==> design.v <==
module instruction_decoder (
    input  logic [31:0] instr,
    output logic is_set_height,
    output logic is_set_weight,
    output logic is_calc_bmi,
    output logic is_calc_bmr,
    output logic [31:25] funct7,  
    output logic [31:20] imm,  
    output logic [24:20] rs2,    
    output logic [19:15] rs1,   
    output logic [11:7] rd  
);
    logic [6:0] opcode;
    assign opcode = instr[6:0];
    logic [14:12] w_h;
    assign w_h = instr[14:12];
    assign is_set_height = (opcode == 7'b0001011) & (w_h == 3'b000);
    assign is_set_weight = (opcode == 7'b0001011) & (w_h == 3'b001);
    assign is_calc_bmi   = (opcode == 7'b0001101);
    assign is_calc_bmr   = (opcode == 7'b0001110);
    assign imm = instr[31:20];
    assign rd = instr[11:7];
    assign rs2 = instr[24:20];
    assign rs1 = instr[19:15];
    assign funct7 = (is_calc_bmr)?instr[31:25]:7'b0;
endmodule
module memory (
    input  logic        clk,
    input  logic        reset,
    input  logic        we_height,
    input  logic        we_weight,
    input  logic [4:0]  user_index,
    input  logic [31:0] data_in,
    output logic [31:0] height_out,
    output logic [31:0] weight_out
);
    reg [31:0] mem_height [0:31];
    reg [31:0] mem_weight [0:31];
    always @(posedge clk or posedge reset) begin
         if (reset) begin
           for (int i = 0; i < 32; i++) begin
                mem_height[i] <= 32'd0;     
                mem_weight[i] <= 32'd0;      
            end
        end else begin
            if (we_height) mem_height[user_index] <= data_in;
            if (we_weight) mem_weight[user_index] <= data_in;
        end
    end
    assign height_out = mem_height[user_index];
    assign weight_out = mem_weight[user_index];
endmodule
module alu (
    input logic is_calc_bmi,
    input logic is_calc_bmr,
    input logic [31:0] height,   
    input logic [31:0] weight,   
    input logic [6:0] funct7,    
    output logic [31:0] result
);
    logic [31:0] bmi;
    logic [31:0] bmr;
    logic [31:0] height_mm;
    logic [31:0] height_m2;
    logic [31:0] weight_x10000;  
    logic [5:0] age;
    logic gender;  
    assign gender = funct7[6];
    assign age = funct7[5:0];
    always@(*)begin
        height_mm = height * 10;  
        height_m2 = (height_mm * height_mm) / 10000;  
        weight_x10000 = weight * 10000;
        bmi = 0;
        bmr = 0;
        if (is_calc_bmi) begin
            if (height_m2 != 0)
                bmi = weight_x10000 / height_m2;   
            else
                bmi = 0;
            result = bmi;
        end
        else if (is_calc_bmr) begin
            bmr = (10 * weight) + (625 * height / 100) - (5 * age);
            if (gender)
                bmr = bmr + 5;
            else
                bmr = bmr - 161;
            result = bmr;
        end
        else begin
            result = 0;   
        end
    end
endmodule
module top (
    input  logic        clk,
    input  logic        reset,
    input  logic [31:0] instr,
    output logic [31:0] result
);
    logic is_set_height;
    logic is_set_weight;
    logic is_calc_bmi;
    logic is_calc_bmr;
    logic [31:25] gender_age;
    logic [31:20] imm;  
    logic [24:20] rs2;    
    logic [19:15] rs1;   
    logic [11:7] rd;  
    logic [31:0] height_out;
    logic [31:0] weight_out;
    logic [31:0] alu_result;
    logic [4:0]  user_index;
    instruction_decoder u_decoder(.instr(instr),
        .is_set_height(is_set_height),
        .is_set_weight(is_set_weight),
        .is_calc_bmi(is_calc_bmi),
        .is_calc_bmr(is_calc_bmr),
        .funct7(gender_age),  
        .imm(imm),  
        .rs2(rs2),    
        .rs1(rs1),   
        .rd(rd)  
        );
    logic [31:0] imm_extended;
    assign imm_extended = {{20{imm[31]}}, imm};  
    assign user_index = (is_set_height | is_set_weight) ? rd : rs1;
    memory user_memory(.clk(clk),
        .reset(reset),
        .we_height(is_set_height),
        .we_weight(is_set_weight),
        .user_index(user_index),
        .data_in(imm_extended),
        .height_out(height_out),
        .weight_out(weight_out));
    alu health_alu (
        .is_calc_bmi(is_calc_bmi),
        .is_calc_bmr(is_calc_bmr),
        .height(height_out),
        .weight(weight_out),
        .funct7(gender_age),
        .result(alu_result)
    );
    always @(posedge clk or posedge reset) begin
        if (reset)
            result <= 32'd0;
        else
            result <= alu_result;
    end
endmodule
==> run.sh <==
#!/bin/bash
# the make line also repeats each setting of config.mk as NAME=value (left out here)
make -C /OpenROAD-flow-scripts/flow DESIGN_CONFIG=/design/flow/config.mk WORK_HOME=/design/flow/orfs CLKGATE_MAP_FILE= finish
==> config.mk <==
export PLATFORM = sky130hd
export DESIGN_NAME = top
export DESIGN_NICKNAME = top
export VERILOG_FILES = /design/flow/design.v
export SDC_FILE = /design/flow/constraint.sdc
export NUM_CORES = 4
export LEC_CHECK = 0
export CAP_MARGIN = 20
export CORE_ASPECT_RATIO = 0.5
export CORE_MARGIN = 8
export CORE_UTILIZATION = 71
export CTS_CLUSTER_DIAMETER = 121
export CTS_CLUSTER_SIZE = 18
export HOLD_SLACK_MARGIN = -0.08
export SLEW_MARGIN = 20
==> constraint.sdc <==
create_clock -name core_clock -period 250.0 [get_ports {clk}]
set_input_delay 50.0000 -clock core_clock [delete_from_list [all_inputs] [get_ports {clk}]]
set_output_delay 50.0000 -clock core_clock [all_outputs]
set_load 0.01 [all_outputs]
==> results.txt, run 1 <==
The synthesis and PnR run went through. The flow ran to the end and the layout has no timing, DRC or antenna violations. In this run the worst hold path is classified as reg2reg. Number of enable flip-flop cells landed at 0. The worst setup path is of the in2reg kind. Number of different library cells in the post-synthesis netlist landed at 189. Post-layout instance area landed at 0.116 mm². Core footprint landed at 0.155 mm². Chip footprint landed at 0.170 mm². Vertical die dimension landed at 295 µm. Layout net count landed at 14400. Among all cell types in the netlist, the one instantiated most often is sky130_fd_sc_hd__a21oi_1. Grouping stages by cell kind, the critical path spends the most delay in AND-OR/OR-AND gates. Standard cell area after detailed placement landed at 0.113 mm². The logs give a warning total of 50. Per the run report, area growth between synthesis and finish was 4.74%. Number of top-level design ports landed at 66. Maximum buffer depth of the clock tree landed at 3.

Slew of the pin with the lowest slew margin landed at 1.26 ns. Input and output buffers added on the ports amount to 65. Of the post-synthesis cell area, the dominant cell type holds 0.181. The cell type that accounts for the most area after synthesis is sky130_fd_sc_hd__dfrtp_1.

Horizontal die dimension landed at 575 µm. Number of slew-limit violations in the final report landed at 0. Final HPWL from detailed placement landed at 289 mm. Number of setup violations in the final report landed at 0. In this run the most critical hold path is launched from user_memory.mem_weight[20][4]. The synthesis report names the predominant flop master as sky130_fd_sc_hd__dfrtp_1. Per the timing report, the most critical flop-to-flop path finishes at result[0]. The slowest stage of the critical path is the sky130_fd_sc_hd__clkdlybuf4s50_1 cell. Final critical-path setup slack landed at 12.94 ns.

Entering global routing, the biggest net connects 192 pins. Number of storage elements in the synthesis netlist landed at 800. For this run, the chip area from Yosys synthesis comes to 0.111 mm². Cell count listed in synth_stat.txt landed at 13100.

Detailed-route iteration 0 reported a violation count of 14100. Derived from the worst setup path, the maximum achievable clock frequency is 0.00422 GHz. Final routed wire length divided by cell count landed at 26.0 µm. The tree is rooted in a sky130_fd_sc_hd__clkbuf_16.

The iteration count recorded for the first detailed-route pass is 13. Async set-reset flop share out of synthesis landed at 1.00. The startpoint identified for the worst register-to-register timing path is user_memory.mem_height[19][2].

Detailed routing inserted a total of 107000 vias. Total stage count of the critical path landed at 942. STA classifies the critical path endpoint as a register. The OpenROAD report gives the critical path a data arrival time of 237.64 ns. Placer congestion estimate landed at 1.04. The timing report gives the clock slew at the launch and capture registers of the worst setup and hold paths as 0.11 ns. Timing analysis after detailed placement gives a worst setup slack of -1.67 ns. For hold timing, the worst endpoint is user_memory.mem_weight[20][4]. Depth of the worst register-to-register path landed at 938. In this run, the synthesized area fraction spent on adder and majority cells is recorded as 0.191.

Count of maximum capacitance violations landed at 0. Final-layout worst hold slack landed at 0.509 ns.

Synthesis produced 13100 cells. For this run, the register share of the synthesized area comes to 0.181. Critical path required time landed at 250.59 ns.

STA classifies the critical path startpoint as an input port. Nets still carrying antenna violations after routing amount to 0.

First-pass GRT wire length landed at 587 mm. Number of warning messages in the yosys log landed at 5. Xor-xnor portion of the synthesized cell area landed at 0.0746. The smallest clock period supported by the final layout is computed as 237.06 ns. Number of instances on the worst hold path landed at 1.

The later pin in the worst-skew pair is clocked with a latency of 0.73 ns. The number of clock buffers added by TritonCTS is 51. Minimum setup slack among reg-to-reg paths landed at 63.35 ns. Worst-path maximum fanout landed at 51. Total DRC errors in the routed layout landed at 0. Number of hold-repair buffers added at the cts stage landed at 0. Number of antenna violations at the first check in global routing landed at 28.

After synthesis, the share of cell area in mux cells is 0.104. Largest stage delay on the critical path landed at 0.78 ns. The synthesis run shows the most used standard cells to be sky130_fd_sc_hd__a21oi_1 (1093), sky130_fd_sc_hd__ha_1 (1056), sky130_fd_sc_hd__nor2_1 (1052). For reference, the critical path is captured by result[0]. Buffers plus inverters on the worst setup path landed at 60. The share of the core area taken by cells at floorplan is 0.716. Number of placement rows landed at 102.

Number of global-route vias before repair landed at 103000. Deepest level of the CTS H-tree landed at 2. TritonCTS built the clock tree. The filler cells instantiated in the layout total 11400.

For this run the aggregate overflow at the end of global routing stands at 0. Hold-check failures listed in the final report amount to 0. Among the non-sequential cells, AND-OR/OR-AND gates take the most area. Per the detailed-route log, wirelength across all metal layers totals 390 mm. By area the synthesized netlist is led by sky130_fd_sc_hd__dfrtp_1 (18%), sky130_fd_sc_hd__ha_1 (12%), sky130_fd_sc_hd__mux2_2 (8.9%), sky130_fd_sc_hd__fa_1 (7.1%), sky130_fd_sc_hd__xnor2_1 (5.2%). The global routing report lists combined usage of all routing layers as 0.435. Post-synth design cell area landed at 0.111 mm². The cell that appears most often on the critical path is sky130_fd_sc_hd__a21oi_1. Measured against its own limit, the worst slew margin works out to 0.156.

Average instance area after synthesis landed at 8.50 µm². Area fraction in compound gates landed at 0.219. Worst clock skew landed at 0.103 ns. Simple-gate share of the synthesized area landed at 0.169. Per-cell via count in the routed design landed at 7.11. Share of the core filled with cells landed at 0.750. According to the timing report, the critical path is launched from instr[1].

Final critical-path share of the clock period landed at 0.948. The tree built by TritonCTS fans out to 800 sinks.
through the flow:
stage | std cells | TNS, ns
finish | 15000 | 0
global route | 15000 | -0.613
CTS | 14900 | 0
detailed placement | 14900 | -1.67
global placement | 14900 | 0
floorplan | 13100 | 0
timing repair:
| item | CTS | global route |
|---|---|---|
| setup buffers | 0 | 62 |
| pin swaps | 0 | 33 |
| cloned | 0 | 8 |
| setup endpoints to repair | 1 | 5 |
| gates resized | 8 | 217 |
layout make-up:
type	instances	area, µm²	share of cell area
antenna	14	35.0	0.000302
clock buffer	51	1280	0.0110
clock inverter	6	104	0.000894
inverter	1069	4170	0.0359
multi-input combinational	10700	85300	0.734
sequential	800	20000	0.172
tap	2080	2600	0.0224
timing repair buffer	321	2650	0.0228
layer usage:
layer | share of wire | GRT usage
met1 | 0.37 | 0.541
met2 | 0.42 | 0.674
met3 | 0.14 | 0.139
met4 | 0.066 | 0.244
met5 | 0.00034 | 0.00166
==> run 2: changes to the inputs <==
- ABC_AREA: unset -> 1
- CORE_ASPECT_RATIO: 0.5 -> unset
- CORE_MARGIN: 8 -> 2
- CORE_UTILIZATION: 71 -> 72
- CTS_CLUSTER_DIAMETER: 121 -> 103
- CTS_CLUSTER_SIZE: 18 -> 14
- HOLD_SLACK_MARGIN: -0.08 -> 0.29
- PLACE_DENSITY: unset -> 0.79
- clock period: 250.0 -> 162.0 ns (I/O delays scaled with it)
==> results.txt, run 2 <==
The synthesis and PnR run went through. Yosys shows that the main logic family after synthesis is simple AND/OR/NAND/NOR gates. The worst hold path terminates at user_memory.mem_height[10][8]. The synthesized design contains 0 enable-type register cells. Fraction of post-synthesis cell area in the top cell type by area landed at 0.164.

Count of maximum capacitance violations landed at 0. The clock reaches the later pin of the worst-skew pair after 0.75 ns. Per-cell via count in the routed design landed at 6.18.

Slew of the pin with the lowest slew margin landed at 1.37 ns. Met2 routing resource usage after global routing landed at 0.678. The most frequently used library cell after synthesis is sky130_fd_sc_hd__nand2_1.

Number of hold-repair buffers added at the cts stage landed at 0. The detailed router placed 127000 vias in this run. STA lists the startpoint of the worst register-to-register path as user_memory.mem_height[24][4]. Chip footprint landed at 0.173 mm². For the worst reg-to-reg path, the endpoint reported by OpenROAD is result[0]. Counting buffers and inverters, the worst setup path is 846 cells deep. The cell family contributing the most delay on the critical path is simple AND/OR/NAND/NOR gates. The final timing report lists a hold violation count of 0. The run finished with no timing, DRC or antenna violations. For this run the aggregate overflow at the end of global routing stands at 0. Average instance area after synthesis landed at 6.81 µm².

Iteration-0 DRC count of the detailed router landed at 15800. Per Yosys stat, the portion of area used by sequential elements is 0.164. From left edge to right edge, the die measures 416 µm.

Per the detail_route report, routed wire per instance is 20.0 µm. Final-layout worst hold slack landed at 0.483 ns. Starting density of the core landed at 0.723.

Minimum setup slack among reg-to-reg paths landed at 40.60 ns. Summing all placed instances gives a cell area of 0.126 mm². Number of placement rows landed at 151. Top achievable clock speed landed at 0.00647 GHz.

Setup slack at placement landed at -5.94 ns. Simple-gate share of the synthesized area landed at 0.345. Count of mapped cells out of synthesis landed at 17900.

The net count of the finished layout is 19800. Total DRC errors in the routed layout landed at 0. The worst setup path is of the in2reg kind. Layout overhead on the synthesized area landed at 8.15%.

In the final report, the number of endpoints failing setup comes to 0. Per the synthesis report, the dominant area consumer among library cells is sky130_fd_sc_hd__dfrtp_1. In the post-route analysis, the smallest setup slack over all paths is 7.45 ns. The number of global-route vias before repair was 116000. Number of iterations in the first detailed-routing pass landed at 13. Worst-path maximum fanout landed at 42. The tightest min-delay check is of the reg2reg type. Number of different library cells in the post-synthesis netlist landed at 109. Deepest level of the CTS H-tree landed at 3.

Summed over all routing layers, the global router reports a total usage of 0.449. The post-route utilization of the core is recorded as 0.782. The most used flip-flop cell after synthesis is sky130_fd_sc_hd__dfrtp_1. Along the critical path, the tally of buffer and inverter instances is 156. Clock transition at the registers of the reported paths landed at 0.07 ns. The longest incremental delay of any stage on the critical path is reported as 0.57 ns. Clock tree synthesis found a total of 800 sinks. In the synthesized netlist, the cells that appear most often are sky130_fd_sc_hd__nand2_1 (4235), sky130_fd_sc_hd__inv_1 (2306), sky130_fd_sc_hd__o21ai_0 (1330).

Summed over all layers, the routed wires come to 410 mm. STA lists the startpoint of the worst hold path as user_memory.mem_height[10][8]. Subtracting the final worst setup slack from the clock period gives 154.55 ns.

Counting instances, the worst hold path has a depth of 2. Measured in cells, the most critical reg-to-reg path has a length of 834. Placer congestion estimate landed at 1.13.

The critical path starts at instr[1]. Counting along the longest clock path gives a buffer depth of 3. By area the synthesized netlist is led by sky130_fd_sc_hd__dfrtp_1 (16%), sky130_fd_sc_hd__nand2_1 (13%), sky130_fd_sc_hd__ha_1 (11%), sky130_fd_sc_hd__inv_1 (7.1%), sky130_fd_sc_hd__fa_1 (6.5%).

Summed over all nets, the half-perimeter wirelength after detailed placement is 311 mm. The clock arrives with 0.111 ns of skew. In this run the remaining antenna-violating nets after routing total 0.

The synthesized design contains 800 register bits. The global routing report lists met1 layer usage as 0.598.

Core footprint landed at 0.169 mm². CTS placed an instance of sky130_fd_sc_hd__clkbuf_16 at the clock tree root. On the critical path the data arrives at 155.21 ns. Area fraction in compound gates landed at 0.149. Number of antenna violations at the first check in global routing landed at 9. met2 is the most crowded layer. The die is 416 µm tall.

According to the timing report, the data required time at the worst endpoint equals 162.66 ns. Yosys stat chip area landed at 0.122 mm². Entering global routing, the biggest net connects 191 pins. Area fraction in mux cells landed at 0.000441.

The critical path ends at result[0]. The worst setup path is launched from an input port. For reference, the final report shows the max-slew violation count at 0.

Post-layout instance area landed at 0.132 mm². Number of buffers created by CTS landed at 70.

Async set-reset flop share out of synthesis landed at 1.00. Count of tool warnings landed at 50. Among all stages on the critical path, the largest delay is contributed by sky130_fd_sc_hd__nor4_4.

The cell-mix breakdown from Yosys lists the adder-cell area share as 0.173. First-pass GRT wire length landed at 626 mm. Number of top-level design ports landed at 66. Among the stages of the critical path, the cell type that occurs most often is sky130_fd_sc_hd__nand2_1. Count of port buffers added during placement landed at 65.

Met3 demand-to-capacity share in global routing landed at 0.108. TritonCTS built the clock tree. Final critical-path share of the clock period landed at 0.954. STA classifies the critical path endpoint as a register.

Cell count listed in synth_stat.txt landed at 17900. Number of warning messages in the yosys log landed at 5. In this run the tightest slew margin relative to its limit is 0.0822. The cell area that synthesis handed to floorplanning was 0.122 mm². Of the total synthesized cell area, the portion taken by XOR and XNOR cells is 0.0579.
==> run 2: repair_timing <==
action,4_1_cts,5_1_grt
endpoints found under the setup margin,3,5
gates cloned,6,31
gates resized,36,565
pin swaps,6,144
buffers inserted,9,171
==> run 2: layout make-up <==
type	count	area, µm²
flip-flops and latches	800	20000
diodes	11	27.5
clock inverters	12	204
multi-input cells	14100	91100
fillers	13200	36900
clock buffers	72	1780
inverters	2530	9820
repair inverters	8	45.0
repair buffers	777	6220
well taps	2218	2780
==> run 2: per-stage QoR <==
stage                     std cells  TNS [ns]
after detailed placement      20300    -11.63
after CTS                     20300         0
final                         20600         0
after global placement        20200     -4.37
after global routing          20600     -1.82
after floorplan               17900         0
==> run 2: layer usage <==
metal / vias up / part of all wire
met5: - / 0.00016
met4: 10 / 0.063
met3: 1612 / 0.13
met2: 7505 / 0.42
met1: 58300 / 0.39
li1: 59500 / -
==> run 3: changes to the inputs <==
- ABC_AREA: 1 -> 0
- CELL_PAD_IN_SITES_DETAIL_PLACEMENT: unset -> 1
- CELL_PAD_IN_SITES_GLOBAL_PLACEMENT: unset -> 1
- CORE_UTILIZATION: 72 -> 61
- CTS_CLUSTER_DIAMETER: 103 -> 397
- CTS_CLUSTER_SIZE: 14 -> 17
- GPL_ROUTABILITY_DRIVEN: unset -> 0
- GPL_TIMING_DRIVEN: unset -> 0
- HOLD_SLACK_MARGIN: 0.29 -> 0.18
- MAX_ROUTING_LAYER: unset -> met4
- MIN_ROUTING_LAYER: unset -> met1
- PLACE_DENSITY: 0.79 -> unset
- SETUP_SLACK_MARGIN: unset -> 5.0
- TNS_END_PERCENT: unset -> 45
- clock period: 162.0 -> 250.0 ns (I/O delays scaled with it)
==> results.txt, run 3 <==
Implementation results. The flow did not finish. According to the logs, the last stage reached was global routing (5_1_grt). The tool reported: "[ERROR GRT-0116] Global routing finished with congestion. Check the congestion regions in the DRC Viewer". Looking at the gate-level netlist, the highest instance count belongs to sky130_fd_sc_hd__a21oi_1.

Core footprint landed at 0.181 mm². In the Yosys report the total cell count is 13100. The cell-mix breakdown from Yosys lists the compound-gate area share as 0.219. Yosys reports the multiplexer fraction of the synthesized area as 0.104. The cell-mix breakdown from Yosys lists the simple-gate area share as 0.169. Number of storage elements in the synthesis netlist landed at 800. The synthesized netlist occupies a cell area of 0.111 mm². Number of clock sinks landed at 800. Number of top-level design ports landed at 66.

Async set-reset flop share out of synthesis landed at 1.00. Dividing the synthesized area by the synthesized cell count gives 8.50 µm². Residual overflow from global routing landed at 3889.

Total global-route track usage over all layers is 0.897. For reference, the top cells by area after synthesis are sky130_fd_sc_hd__dfrtp_1 (18%), sky130_fd_sc_hd__ha_1 (12%), sky130_fd_sc_hd__mux2_2 (8.9%), sky130_fd_sc_hd__fa_1 (7.1%), sky130_fd_sc_hd__xnor2_1 (5.2%). The largest total area in the synthesized netlist belongs to sky130_fd_sc_hd__dfrtp_1. Count of port buffers added during placement landed at 53.

In this run, CTS created clock tree buffers numbering 53. Number of hold-repair buffers added at the cts stage landed at 0. The netlist uses 189 different library cells. Number of warning messages in the yosys log landed at 5. The H-tree was split into 2 levels. Of the post-synthesis cell area, the dominant cell type holds 0.181. Synthesis produced 13100 cells. Fraction of the mapped netlist area in adder cells landed at 0.191. In this run, synthesis inferred 0 flip-flops with an integrated enable. Xor-xnor portion of the synthesized cell area landed at 0.0746. Horizontal die dimension landed at 430 µm. For this run, the register share of the synthesized area comes to 0.181. Once detailed placement completed, the half-perimeter wirelength came to 404 mm.

The commonest cells after synthesis are sky130_fd_sc_hd__a21oi_1 (1093), sky130_fd_sc_hd__ha_1 (1056), sky130_fd_sc_hd__nor2_1 (1052). CTS reports a maximum clock tree buffer depth of 3. The floorplan step defined a die boundary enclosing 0.185 mm².

By area, the combinational part of the netlist is dominated by AND-OR/OR-AND gates. Starting density of the core landed at 0.613.

Looking at the cell usage after synthesis, the top flip-flop cell is sky130_fd_sc_hd__dfrtp_1. According to the floorplan report, the die height is 430 µm. Yosys stat chip area landed at 0.111 mm². In this run the core area contains 156 standard-cell rows. Clock tree synthesis selected as its root buffer the cell sky130_fd_sc_hd__clkbuf_16.
[run 3: through the flow]
step | cells | instance area, µm² | worst slack (ns)
after CTS | 15700 | 121000 | 5.02
after floorplan | 13100 | 111000 | 16.25
after detailed placement | 15500 | 116000 | -34.37
after global placement | 15500 | 114000 | -44.86
[run 3: layer usage]
layer,GRT overflow,global-route usage
met1,504,0.875
met2,1968,1.01
met3,479,0.796
met4,938,0.873
met5,-,-
[run 3: repair_timing]
| action | CTS |
|---|---|
| gates cloned | 9 |
| endpoints found under the hold margin | 0 |
| pin swaps | 80 |
| buffers inserted | 98 |
| resized | 801 |
| setup endpoints to repair | 8 |
==> run 4: changes to the inputs <==
- ABC_AREA: 0 -> 1
- CELL_PAD_IN_SITES_DETAIL_PLACEMENT: 1 -> unset
- CELL_PAD_IN_SITES_GLOBAL_PLACEMENT: 1 -> unset
- CORE_ASPECT_RATIO: unset -> 0.7
- CORE_UTILIZATION: 61 -> 58
- CTS_CLUSTER_DIAMETER: 397 -> 211
- CTS_CLUSTER_SIZE: 17 -> unset
- GPL_ROUTABILITY_DRIVEN: 0 -> unset
- GPL_TIMING_DRIVEN: 0 -> unset
- HOLD_SLACK_MARGIN: 0.18 -> unset
- MAX_ROUTING_LAYER: met4 -> unset
- MIN_ROUTING_LAYER: met1 -> unset
- SETUP_SLACK_MARGIN: 5.0 -> unset
- TNS_END_PERCENT: 45 -> 5
- clock period: 250.0 -> 134.0 ns (I/O delays scaled with it)
==> results.txt, run 4 <==
The synthesis and PnR run went through. The min-delay analysis places its worst path in the category reg2reg. The STA report counts the stages on the worst setup path as 855.

Deepest level of the CTS H-tree landed at 3. Buffers inserted during clock tree synthesis total 76. Fraction of the mapped netlist area in adder cells landed at 0.173. Remaining antenna violation count after routing landed at 0.

Maximum buffer depth of the clock tree landed at 3. Yosys shows that the main logic family after synthesis is simple AND/OR/NAND/NOR gates. Number of slew-limit violations in the final report landed at 0. Area fraction in compound gates landed at 0.149. Worst-path maximum fanout landed at 15. Sum of negative setup slack landed at -19.46 ns. Port buffering added 65 buffers. Count of tool warnings landed at 53. For reference, the critical path is launched at instr[3]. The first global-routing pass estimated 757 mm of wire. Per the synthesis report, the XOR/XNOR share of the synthesized area is 0.0579. Number of enable flip-flop cells landed at 0. Looking at the clock tree report, the root buffer type is sky130_fd_sc_hd__clkbuf_16.

The endpoint identified for the worst register-to-register timing path is result[0]. Share of the core filled with cells landed at 0.806. Number of setup violations in the final report landed at 4. Sorting the Yosys area breakdown by cell type puts at the top sky130_fd_sc_hd__dfrtp_1.

Among all stages on the critical path, the maximum delay recorded is 0.58 ns. The mapped netlist covers 0.122 mm².

Number of iterations in the first detailed-routing pass landed at 9. The finished layout holds 25500 standard cells, fillers aside. Number of top-level design ports landed at 66. Minimum setup slack among reg-to-reg paths landed at 19.50 ns. Per STA, the worst path accumulates the most delay in the family simple AND/OR/NAND/NOR gates. Number of clock sinks landed at 800. Count of maximum capacitance violations landed at 0.

Area fraction in mux cells landed at 0.000441. Top achievable clock speed landed at 0.00705 GHz. After layout, the minimum clock period comes to 141.85 ns.

Fraction of met1 tracks used by global routing landed at 0.651. Starting density of the core landed at 0.585. Total global routing track utilization landed at 0.445.

Per-cell via count in the routed design landed at 5.71. STA classifies the critical path startpoint as an input port. Placer congestion estimate landed at 1.04. The run finished, with violations left.

Largest net degree at the start of global routing landed at 171. Final routed wire length divided by cell count landed at 19.7 µm. By count the netlist is led by sky130_fd_sc_hd__nand2_1 (4235), sky130_fd_sc_hd__inv_1 (2306), sky130_fd_sc_hd__o21ai_0 (1330).

STA classifies the critical path endpoint as a register. For the worst reg-to-reg path, the startpoint reported by OpenROAD is user_memory.mem_height[24][4]. Together, buffers and inverters on the worst path number 163. Post-route period utilization is reported as 1.06. The timing report shows the most common cell along the critical path to be sky130_fd_sc_hd__nand2_1. Total number of vias landed at 146000. STA shows the worst min-delay path finishing at user_memory.mem_height[0][1].

The violated checks flagged are setup timing. TritonCTS built the clock tree. Of the synthesized area, sequential elements account for 0.164. The report lists the number of standard-cell rows as 140. Number of antenna violations at the first check in global routing landed at 21. The synthesis report gives the async set-or-reset register share as 1.00.

Before CTS, the worst setup slack after placement is -10.85 ns. Number of global-route vias before repair landed at 135000.

Synthesis inferred 800 register bits. Worst slew slack as a fraction of its limit landed at 0.155. Critical path required time landed at 134.56 ns.

Yosys stat chip area landed at 0.122 mm². The final timing report lists clock skew as 0.0553 ns.

The area growth from synthesis to layout is 37.8%. Per the hold report, the tightest min-delay path originates at user_memory.mem_height[0][1]. Final critical-path setup slack landed at -7.85 ns.

Number of different library cells in the post-synthesis netlist landed at 109. Average instance area after synthesis landed at 6.81 µm². The synthesized instance count is 17900.

Per the OpenROAD floorplan log, the area of the die is 0.214 mm². Routing resource usage on met3 recorded by global route was 0.184. Routing resource usage on met2 recorded by global route was 0.593. The slowest stage of the critical path belongs to the cell sky130_fd_sc_hd__fa_1. In the final design database the tool counted 24100 nets. The detailed placer reported the number of placed instances as 25100.

Data arrives at the worst endpoint at 142.41 ns. The floorplan step set the die height to 388 µm. For reference, the final report shows the hold violation count at 0. Core footprint landed at 0.209 mm². Hold repair after CTS inserted 0 buffers. Setup repair after global routing could not meet its margin everywhere. The later pin in the worst-skew pair is clocked with a latency of 0.72 ns. Fraction of post-synthesis cell area in the top cell type by area landed at 0.164. In the post-synthesis netlist, the biggest area contributors are sky130_fd_sc_hd__dfrtp_1 (16%), sky130_fd_sc_hd__nand2_1 (13%), sky130_fd_sc_hd__ha_1 (11%), sky130_fd_sc_hd__inv_1 (7.1%), sky130_fd_sc_hd__fa_1 (6.5%). sky130_fd_sc_hd__nand2_1 is the most common cell in the netlist. After synthesis, the design contains 17900 cells according to Yosys. The most used flip-flop cell after synthesis is sky130_fd_sc_hd__dfrtp_1.

The global router reports that the layer with the highest usage is met1. Total DRC errors in the routed layout landed at 0. Number of instances on the worst hold path landed at 2. Detailed-route wire length landed at 502 mm. The horizontal die dimension reported for this design is 552 µm. After global routing the overflow that remains totals 0. Simple-gate share of the synthesized area landed at 0.345. The most critical setup path has its endpoint at result[0].

Number of warning messages in the yosys log landed at 5. Final HPWL from detailed placement landed at 399 mm. The worst register-to-register path has a depth of 842. Once iteration 0 of detailed routing completed, the report listed 18700 DRC markers. On the reported timing paths, the clock transition at the registers reads 0.06 ns. Looking at the max-slew report, the worst-margin pin has a slew of 1.26 ns.

The critical path is of the in2reg type.
==> run 4: what timing repair did <==
action	CTS	global route
pin swaps	57	299
gates resized	163	532
setup buffers	53	136
gates cloned	3	13
endpoints found under the setup margin	5	7
hold endpoints to repair	0	0
==> run 4: area by class of cell <==
| type | count | area (µm²) |
|---|---|---|
| Clock inverter | 32 | 423 |
| Timing Repair inverter | 5 | 30.0 |
| Multi-Input combinational cell | 14100 | 92900 |
| Clock buffer | 104 | 2180 |
| Sequential cell | 800 | 20000 |
| Timing Repair Buffer | 5129 | 39300 |
| Fill cell | 15200 | 40400 |
| Tap cell | 2769 | 3460 |
| Inverter | 2530 | 9840 |
| Antenna cell | 30 | 75.1 |
==> run 4: stage by stage <==
| stage | area, µm² | hold slack [ns] |
|---|---|---|
| finish | 168000 | 0.481 |
| global route | 168000 | 0.501 |
| CTS | 165000 | 0.483 |
| detailed placement | 161000 | 0.468 |
| global placement | 161000 | 0.461 |
| floorplan | 124000 | 0.445 |
==> run 4: per-layer routing <==
metal / part of all wire / vias to the layer above / wire [µm]
li1: - / 68200 / -
met1: 0.43 / 67700 / 215000
met2: 0.38 / 8579 / 190000
met3: 0.16 / 1067 / 81400
met4: 0.030 / 20 / 15100
met5: 0.00095 / - / 475
==> run 5: changes to the inputs <==
- ABC_AREA: 1 -> unset
- CELL_PAD_IN_SITES_GLOBAL_PLACEMENT: unset -> 0
- CORE_ASPECT_RATIO: 0.7 -> unset
- CORE_UTILIZATION: 58 -> 56
- CTS_CLUSTER_DIAMETER: 211 -> 399
- MAX_ROUTING_LAYER: unset -> met5
- TNS_END_PERCENT: 5 -> unset
- clock period: 134.0 -> 179.0 ns (I/O delays scaled with it)
==> results.txt, run 5 <==
Implementation results. The H-tree was split into 3 levels. Of the total synthesized cell area, the portion taken by full adders, half adders and majority gates is 0.191. In this run, the synthesized area fraction spent on and/or/nand/nor cells is recorded as 0.169. Of the post-synthesis cell area, the dominant cell type holds 0.181. Number of clock sinks landed at 800. Yosys reported a register bit count of 800. Count of mapped cells out of synthesis landed at 13100. Ranked by instance count, the synthesized netlist is headed by sky130_fd_sc_hd__a21oi_1 (1093), sky130_fd_sc_hd__ha_1 (1056), sky130_fd_sc_hd__nor2_1 (1052). Horizontal die dimension landed at 449 µm. The flow did not finish. Per Yosys stat, the portion of area used by sequential elements is 0.181. In this run the full chip footprint comes out at 0.202 mm². Hold repair after CTS inserted 0 buffers.

The die is 449 µm tall. The most frequently used library cell after synthesis is sky130_fd_sc_hd__a21oi_1. The root buffer cell chosen for the clock tree is sky130_fd_sc_hd__clkbuf_16. Core footprint landed at 0.197 mm².

Cell count listed in synth_stat.txt landed at 13100. Buffers placed on the I/O ports in this run total 65. For this run, the total global-route usage over all layers was measured as 0.501. Starting density of the core landed at 0.563.

Async set-reset flop share out of synthesis landed at 1.00. Number of warning messages in the yosys log landed at 5.

The commonest register cell is sky130_fd_sc_hd__dfrtp_1. Recorded from the global router log, the overflow total was 1. The first error in the log reads "[ERROR GRT-0116] Global routing finished with congestion. Check the congestion regions in the DRC Viewer".

The main area contributors are sky130_fd_sc_hd__dfrtp_1 (18%), sky130_fd_sc_hd__ha_1 (12%), sky130_fd_sc_hd__mux2_2 (8.9%), sky130_fd_sc_hd__fa_1 (7.1%), sky130_fd_sc_hd__xnor2_1 (5.2%). The number of different library cells used by synthesis comes to 189. Yosys stat chip area landed at 0.111 mm².

Area fraction in mux cells landed at 0.104. Of the combinational cells, the family taking the most area is AND-OR/OR-AND gates. The final weighted congestion recorded by global placement is 1.05. Standard cell area after detailed placement landed at 0.147 mm². Xor-xnor portion of the synthesized cell area landed at 0.0746. Area fraction in compound gates landed at 0.219. Each instance of the synthesized netlist takes up on average 8.50 µm². Number of top-level design ports landed at 66. In this run the cell area of the synthesized design comes to 0.111 mm². Per the synthesis report, the dominant area consumer among library cells is sky130_fd_sc_hd__dfrtp_1. Number of enable flip-flop cells landed at 0. After legalization and detailed placement, the total HPWL measured 381 mm.

It got as far as global routing (5_1_grt) and failed there. Number of buffers created by CTS landed at 78. CTS reports a maximum clock tree buffer depth of 3. Number of placement rows landed at 163.
## run 5: what timing repair did
item	in CTS
buffers inserted	331
endpoints found under the setup margin	5
cloned	2
gates resized	264
hold endpoints to repair	0
pin swaps	259
## run 5: metrics by stage
step	setup WS, ns	utilization	std cells	hold WS, ns
4_1_cts	-11.40	0.779	20000	0.507
3_3_place_gp	-11.96	0.746	19500	0.480
2_1_floorplan	-15.31	-	13100	0.469
3_5_place_dp	-17.43	0.746	19500	0.491
## run 5: routing by layer
metal / GRT usage / GRT overflow
met1: 0.543 / 0
met2: 0.764 / 0
met5: 0.0386 / 0
met4: 0.432 / 1
met3: 0.191 / 0
